== alpha ==
Design cpu, start of the top module:
module cpu (
    input clk, 
    input reset,
    output reg [31:0] iaddr,
    input [31:0] idata,
    output reg [31:0] daddr,
    input [31:0] drdata,
    output reg [31:0] dwdata,
    output reg [3:0] dwe
);
    wire [31:0] daddr1, dwdata1;  
    wire [3:0] dwe1;
    wire [5:0] op;
    wire [31:0] rv1, rv2, rvout, r_rv2, wdata;
    wire [4:0] rs1, rs2, rd;
    wire we;
    alu32 u1(
        .op(op),
        .rv1(rv1),            
        .rv2(rv2),
        .rvout(rvout),
        .drdata(drdata),      
        .dwdata(dwdata1),     
        .dwe(dwe1),
        .daddr(daddr1),
        .iaddr(iaddr),
        .instr(idata)
    );
    regfile u2(
        .rs1(rs1),
        .rs2(rs2),
        .rd(rd),
        .we(we),
        .wdata(rvout),
        .rv1(rv1),
        .rv2(r_rv2),
        .clk(clk),
        .op(op),
        .instr(idata),
        .daddr(daddr1)
    );
    dummydecoder u3(
        .instr(idata),
        .op(op),
        .rs1(rs1),
        .rs2(rs2),
        .rd(rd),
        .r_rv2(r_rv2),
        .rv2(rv2),
        .we(we)
    );
    always @* begin
        if (reset) begin
           daddr = 0;
           dwdata = 0;
           dwe = 0;
        end
        else begin
           daddr = daddr1;
           dwdata = dwdata1;
           dwe = dwe1;
        end
    end
    wire [31:0] imm_j = {{12{idata[31]}},idata[19:12],idata[20],idata[30:21],1'b0};
    wire [31:0] imm_b = {{20{idata[31]}},idata[7],idata[30:25],idata[11:8],1'b0};
    wire [31:0] jalr_t = rv1 + {{20{idata[31]}},idata[31:20]};
    reg  [31:0] pc_next;
    always @* begin  
        case(op)
            29 : pc_next = iaddr + imm_j;  
            30 : pc_next = {jalr_t[31:1], 1'b0};  
  ...
Size in the first run: about 5,300 cells after synthesis, about 1,100 flip-flops, ~170 I/O pins.
clock: 3.35 ns
lec_check: 0
cap_margin: 10
core_margin: 2
core_utilization: 72
cts_cluster_diameter: 313
cts_cluster_size: 40
hold_slack_margin: 0.26
place_density: 0.64
setup_slack_margin: 0.47
slew_margin: 20
run.sh (not shown) runs the stock make flow with config.mk's settings and CLKGATE_MAP_FILE=.
alpha never completed, since it errored out during 3_5_place_dp.
--- input diff alpha..beta ---
# alpha
export LEC_CHECK = 0
export CAP_MARGIN = 10
export CORE_MARGIN = 2
export CORE_UTILIZATION = 72
export CTS_CLUSTER_DIAMETER = 313
export CTS_CLUSTER_SIZE = 40
export HOLD_SLACK_MARGIN = 0.26
export PLACE_DENSITY = 0.64
export SETUP_SLACK_MARGIN = 0.47
export SLEW_MARGIN = 20
create_clock -name core_clock -period 3.35 [get_ports {clk}]
# beta
export LEC_CHECK = 0
export CAP_MARGIN = 20
export CORE_MARGIN = 2
export CORE_UTILIZATION = 57
export MAX_ROUTING_LAYER = met4
export SETUP_SLACK_MARGIN = 1.03
export SLEW_MARGIN = 20
export TNS_END_PERCENT = 5
create_clock -name core_clock -period 5.87 [get_ports {clk}]
## What came out
Between beta and alpha, share of the core filled by cells before placement is lower for beta, alpha comes in above that.
On post-synthesis share of cell area spent on xor and xnor gates, beta and alpha are basically level.
beta: it failed with a tool error in 5_1_grt, so there are no final results.
Changes observed in beta relative to alpha: placer's final routability congestion estimate went down 20%; die footprint went up 26%; die extent in x went up 12%; area after synthesis held; synthesized-area fraction occupied by ao, oa, aoi and oai cells held.
Changes observed in beta relative to alpha: gate count of the mapped netlist about even; core box area up 25%.

## xenon
cpu again, from the RTL that the note above started with.
clock: 5.87 ns
lec_check: 0
cap_margin: 20
core_margin: 2
core_utilization: 50
place_density: 0.6
slew_margin: 20
Finished, but not clean: xenon, with setup timing.
Edits applied to the flow inputs when going from xenon to yarrow:
# xenon
export LEC_CHECK = 0
export CAP_MARGIN = 20
export CORE_MARGIN = 2
export CORE_UTILIZATION = 50
export PLACE_DENSITY = 0.6
export SLEW_MARGIN = 20
create_clock -name core_clock -period 5.87 [get_ports {clk}]
# yarrow
export LEC_CHECK = 0
export CAP_MARGIN = 20
export CORE_MARGIN = 2
export CORE_UTILIZATION = 45
export SETUP_SLACK_MARGIN = 1.53
export SLEW_MARGIN = 20
create_clock -name core_clock -period 5.87 [get_ports {clk}]
## What came out
The final report for yarrow shows a completed flow and a layout that fails verification, specifically setup timing. Relative to xenon, initial antenna violation count increased by 3 in yarrow. Between xenon and yarrow, the fmax is lower for yarrow. Measured against yarrow, the post-CTS setup-driven buffer insertion count of xenon comes out at 1.3 times the reference value. Summary: with xenon as the reference, post-layout net count in yarrow moved up slightly. Delta (yarrow minus xenon): time the final worst path needs with I/O delays and setup now larger, sum of internal, switching and leakage power higher, hold slack rose 55 ps, die height saw an increase, combinational share of cell area fell by 0.31 points. In the metrics for xenon and yarrow, the one carrying the higher number of clock-tree buffers in the layout is xenon. Run comparison: yarrow capturing instance or port of the critical path daddr[26]; xenon capturing instance or port of the critical path u2.memory[22][26].
diff inputs: yarrow => violet
# yarrow
export LEC_CHECK = 0
export CAP_MARGIN = 20
export CORE_MARGIN = 2
export CORE_UTILIZATION = 45
export SETUP_SLACK_MARGIN = 1.53
export SLEW_MARGIN = 20
create_clock -name core_clock -period 5.87 [get_ports {clk}]
# violet
export LEC_CHECK = 0
export CAP_MARGIN = 20
export CORE_MARGIN = 2
export CORE_UTILIZATION = 40
export PLACE_DENSITY = 0.6
export SLEW_MARGIN = 20
create_clock -name core_clock -period 10.6 [get_ports {clk}]
[summary]
Having completed the whole flow, violet delivered a layout that passed the timing, design-rule and antenna checks.
Summary of violet over yarrow: worst path setup slack after routing went up 1070 ps, area growth from synthesis to final layout has decreased.
yarrow consumes more power than violet.
The aggregate routed wire length in violet sits 7.9% below the value recorded for yarrow.
Number of antenna-violating nets in the routed design of violet is on par with yarrow.
Delta (violet minus yarrow): antenna diode instance count increased 5; share of the core filled with cells in the final layout decreased 16 points; global-route wire length before repair decreased about 7%.
The worst reg-to-reg setup slack in violet sits 3460 ps above the value recorded for yarrow.
Number of buffers outside the clock class in the layout, violet and yarrow: higher on yarrow
Design area: violet lower than yarrow
The inputs of ember differ from those of violet as listed below.
# violet
export LEC_CHECK = 0
export CAP_MARGIN = 20
export CORE_MARGIN = 2
export CORE_UTILIZATION = 40
export PLACE_DENSITY = 0.6
export SLEW_MARGIN = 20
create_clock -name core_clock -period 10.6 [get_ports {clk}]
# ember
export LEC_CHECK = 0
export CAP_MARGIN = 20
export CORE_MARGIN = 2
export CORE_UTILIZATION = 51
export SETUP_SLACK_MARGIN = 1.03
export SLEW_MARGIN = 20
create_clock -name core_clock -period 5.87 [get_ports {clk}]
[summary]
Although it ran to completion, ember produced a layout that fails the final checks because of setup timing. Going from violet to ember, logic depth of the worst setup path including buffers grows by 7. [compare] base=violet new=ember: fraction of area in clock buffers and inverters lost 1.3 points, number of tap instances saw a decrease, count of buffering cells on the critical path with inverters included higher. ember ends up with a worst stage delay on the critical path that is 250 ps lower than in violet. In the metrics for violet and ember, the one carrying the higher layout overhead on the synthesized area is ember. Comparing final routed wirelength across all metal layers for violet and ember, the smaller number came from violet. Lower worst relative slew slack was reported by ember, not violet. In the flow results for violet and ember, the final core area utilization is smaller on violet.
### ember -> harbor
# ember
export LEC_CHECK = 0
export CAP_MARGIN = 20
export CORE_MARGIN = 2
export CORE_UTILIZATION = 51
export SETUP_SLACK_MARGIN = 1.03
export SLEW_MARGIN = 20
create_clock -name core_clock -period 5.87 [get_ports {clk}]
# harbor
export LEC_CHECK = 0
export CAP_MARGIN = 20
export CORE_MARGIN = 2
export CORE_UTILIZATION = 56
export PLACE_DENSITY = 0.6
export SLEW_MARGIN = 20
export TNS_END_PERCENT = 5
create_clock -name core_clock -period 5.87 [get_ports {clk}]
- 5_1_grt: harbor exited with error
- ember finished every stage; the final checks, however, were not passed, the failures being setup timing.
- Comparing harbor and ember, floorplan row count is higher on ember.
- ember -> harbor: post-synth area from yosys stat delta 0, exact match
- ember has lower count of cells resized by post-cts repair than harbor.
- In the flow results for harbor and ember, the width of the chip is smaller on harbor.
- From ember to harbor the numbers moved as follows: basic-gate share of the synthesized area counting and, or, nand and nor cells did not really move; total die size went down; standard cell core area went down; placed wire-length estimate went up.
Setup changes, harbor to maple
# harbor
export LEC_CHECK = 0
export CAP_MARGIN = 20
export CORE_MARGIN = 2
export CORE_UTILIZATION = 56
export PLACE_DENSITY = 0.6
export SLEW_MARGIN = 20
export TNS_END_PERCENT = 5
create_clock -name core_clock -period 5.87 [get_ports {clk}]
# maple
export LEC_CHECK = 0
export CAP_MARGIN = 10
export CORE_MARGIN = 2
export CORE_UTILIZATION = 72
export CTS_CLUSTER_DIAMETER = 313
export CTS_CLUSTER_SIZE = 40
export HOLD_SLACK_MARGIN = -0.08
export PLACE_DENSITY = 0.64
export SLEW_MARGIN = 20
export TNS_END_PERCENT = 40
create_clock -name core_clock -period 3.35 [get_ports {clk}]
### Flow results
Seen in the log of maple: DPL-0033 during 3_5_place_dp, after which the run never completed.
In the flow results for harbor and maple, the core footprint is larger on harbor.
Looking only at die outline area, and setting everything else aside, the lower value of harbor and maple goes to maple.
maple ends up with a floorplan-stage core utilization that is 16 points higher than in harbor.
Higher overall die height goes to harbor over maple.
Power is estimated from default activity; no workload was simulated.
